Setup of job 6083:
Design ftdi_bridge, start of the top module:
module ftdi_bridge
#(
     parameter MODE             = "SYNC"
    ,parameter CLK_DIV          = 2
    ,parameter GP_OUTPUTS       = 32
    ,parameter GP_INPUTS        = 32
    ,parameter GPIO_ADDRESS     = 32'hf0000000
    ,parameter GP_IN_EVENT_MASK = 0
    ,parameter AXI_ID           = 0
)
(
     input           clk_i
    ,input           rst_i
    ,input           ftdi_rxf_i
    ,input           ftdi_txe_i
    ,input  [  7:0]  ftdi_data_in_i
    ,input           mem_awready_i
    ,input           mem_wready_i
    ,input           mem_bvalid_i
    ,input  [  1:0]  mem_bresp_i
    ,input  [  3:0]  mem_bid_i
    ,input           mem_arready_i
    ,input           mem_rvalid_i
    ,input  [ 31:0]  mem_rdata_i
    ,input  [  1:0]  mem_rresp_i
    ,input  [  3:0]  mem_rid_i
    ,input           mem_rlast_i
    ,input  [ 31:0]  gp_inputs_i
    ,output          ftdi_siwua_o
    ,output          ftdi_wrn_o
    ,output          ftdi_rdn_o
    ,output          ftdi_oen_o
    ,output [  7:0]  ftdi_data_out_o
    ,output          mem_awvalid_o
    ,output [ 31:0]  mem_awaddr_o
    ,output [  3:0]  mem_awid_o
    ,output [  7:0]  mem_awlen_o
    ,output [  1:0]  mem_awburst_o
    ,output          mem_wvalid_o
    ,output [ 31:0]  mem_wdata_o
    ,output [  3:0]  mem_wstrb_o
    ,output          mem_wlast_o
    ,output          mem_bready_o
    ,output          mem_arvalid_o
    ,output [ 31:0]  mem_araddr_o
    ,output [  3:0]  mem_arid_o
    ,output [  7:0]  mem_arlen_o
    ,output [  1:0]  mem_arburst_o
    ,output          mem_rready_o
    ,output [ 31:0]  gp_outputs_o
);
localparam CMD_NOP          = 4'd0;
localparam CMD_WR           = 4'd1;
localparam CMD_RD           = 4'd2;
localparam CMD_GP_WR        = 4'd3;
localparam CMD_GP_RD        = 4'd4;
  ...
Size: roughly 3700 cells after synthesis, ~1200 flip-flops, about 270 I/O pins, ~0.051 mm^2 of cells after synthesis.
clock: 1.71 ns
lec_check: 0
cap_margin: 10
cell_pad_in_sites_detail_placement: 0
cell_pad_in_sites_global_placement: 0
core_margin: 2
core_utilization: 72
cts_cluster_diameter: 96
cts_cluster_size: 56
max_routing_layer: met5
setup_slack_margin: -0.16
slew_margin: 40
run.sh (not shown) runs the stock make flow with config.mk's settings and CLKGATE_MAP_FILE=.
Run status, job 6083: aborted in global routing, error GRT-0116
The following lists how job 6193 was set up differently from job 6083:
Settings: SETUP_SLACK_MARGIN changed from -0.16 to 0.17; CAP_MARGIN changed from 10 to 5; SLEW_MARGIN changed from 40 to 20; CTS_CLUSTER_SIZE changed from 56 to 95; CTS_CLUSTER_DIAMETER removed (was 96); the clock period (ns, I/O delays scaled along) changed from 1.71 to 2.11.
[summary]
Flow for job 6193 halted at clock tree synthesis, error code DPL-0033. In terms of number of cells produced by synthesis, job 6193 and job 6083 differ only marginally. Job 6083 and job 6193 ended up with roughly the same yosys stat chip area. Placed cell area (job 6193 vs. job 6083) decreases slightly. Re synthesis-stage register bit count: no difference whatsoever between job 6193 and job 6083. On setup slack after placement: job 6193 sits above job 6083.
Relative to job 6193, the following input files were edited for job 7900:
Settings: PLACE_DENSITY_LB_ADDON: unset -> 0.05; SETUP_SLACK_MARGIN: 0.17 -> 0.51; CTS_CLUSTER_DIAMETER: unset -> 96; the clock period (ns, I/O delays scaled along): 2.11 -> 1.71.
==> comparison <==
- Status(job 7900) = ERROR, stage = global routing
- Instance area at placement: lower on job 6193
- Detailed-placement wirelength estimate: job 7900 > job 6193
- From job 6193 to job 7900, post-synthesis sequential element count did not move at all.
- Job 7900 — placed cell count about 1% higher, job 6193 as reference
- Where pre-CTS setup slack is concerned, job 6193 is better than job 7900.
- Reported for job 7900 and job 6193, cell area after synthesis turned out identical to the last digit.


## P
ftdi_bridge again, from the RTL that the note above started with.
// ftdi_bridge
module ftdi_bridge
#(
     parameter MODE             = "SYNC"
    ,parameter CLK_DIV          = 2
    ,parameter GP_OUTPUTS       = 32
    ,parameter GP_INPUTS        = 32
    ,parameter GPIO_ADDRESS     = 32'hf0000000
    ,parameter GP_IN_EVENT_MASK = 0
    ,parameter AXI_ID           = 0
)
(
     input           clk_i
    ,input           rst_i
    ,input           ftdi_rxf_i
    ,input           ftdi_txe_i
    ,input  [  7:0]  ftdi_data_in_i
    ,input           mem_awready_i
    ,input           mem_wready_i
    ,input           mem_bvalid_i
    ,input  [  1:0]  mem_bresp_i
    ,input  [  3:0]  mem_bid_i
    ,input           mem_arready_i
    ,input           mem_rvalid_i
    ,input  [ 31:0]  mem_rdata_i
    ,input  [  1:0]  mem_rresp_i
    ,input  [  3:0]  mem_rid_i
    ,input           mem_rlast_i
    ,input  [ 31:0]  gp_inputs_i
    ,output          ftdi_siwua_o
    ,output          ftdi_wrn_o
    ,output          ftdi_rdn_o
    ,output          ftdi_oen_o
    ,output [  7:0]  ftdi_data_out_o
    ,output          mem_awvalid_o
    ,output [ 31:0]  mem_awaddr_o
    ,output [  3:0]  mem_awid_o
    ,output [  7:0]  mem_awlen_o
    ,output [  1:0]  mem_awburst_o
    ,output          mem_wvalid_o
    ,output [ 31:0]  mem_wdata_o
    ,output [  3:0]  mem_wstrb_o
    ,output          mem_wlast_o
    ,output          mem_bready_o
    ,output          mem_arvalid_o
    ,output [ 31:0]  mem_araddr_o
    ,output [  3:0]  mem_arid_o
    ,output [  7:0]  mem_arlen_o
    ,output [  1:0]  mem_arburst_o
    ,output          mem_rready_o
    ,output [ 31:0]  gp_outputs_o
);
clock: 4.69 ns
lec_check: 0
cap_margin: 5
cell_pad_in_sites_detail_placement: 0
cell_pad_in_sites_global_placement: 1
core_margin: 5
core_utilization: 20
cts_cluster_size: 95
max_routing_layer: met5
place_density_lb_addon: 0.08
setup_slack_margin: 1.31
slew_margin: 20
Input-level comparison between T and P:
- clearing SETUP_SLACK_MARGIN, which used to be 1.31
- swapping 20 for 40 in CORE_UTILIZATION
- clearing PLACE_DENSITY_LB_ADDON, which used to be 0.08
- swapping 5 for 2 in CORE_MARGIN
- clearing CTS_CLUSTER_SIZE, which used to be 95
- clearing CELL_PAD_IN_SITES_DETAIL_PLACEMENT, which used to be 0
- clearing CELL_PAD_IN_SITES_GLOBAL_PLACEMENT, which used to be 1
- swapping 5 for 20 in CAP_MARGIN
- clearing MAX_ROUTING_LAYER, which used to be met5
- swapping 4.69 for 10.0 in the clock period (ns, I/O delays scaled along)
Notes after the runs:
T vs P: time the worst path needs with I/O delays and setup up in T. The count of plain and timing-repair buffers in the layout of T falls short of that of P by 395. From T to P, synthesized cell count did not move at all. The stage delay of the slowest cell on the critical path of T is higher than that of P. The static leakage in T was lower than what P gave. On proportion of cell area occupied by multi-input gates, the higher figure sits with T, not P. Looking at beginning of the critical path, the len_q[0]$_DFFE_PP0P_ result is from T; the genblk1.u_sync.u_fifo_in.rd_ptr_q[2]$_DFFE_PP0P_ one comes from P. Sort T and P by later-pin clock latency in the skew report asc -> top: T. The flow did not stop early for T: all stages ran, and the layout cleared the timing, DRC and antenna checks. T gives more global-route usage than P did.
Power figures rest on the tool's default switching activity, not on a simulated workload.
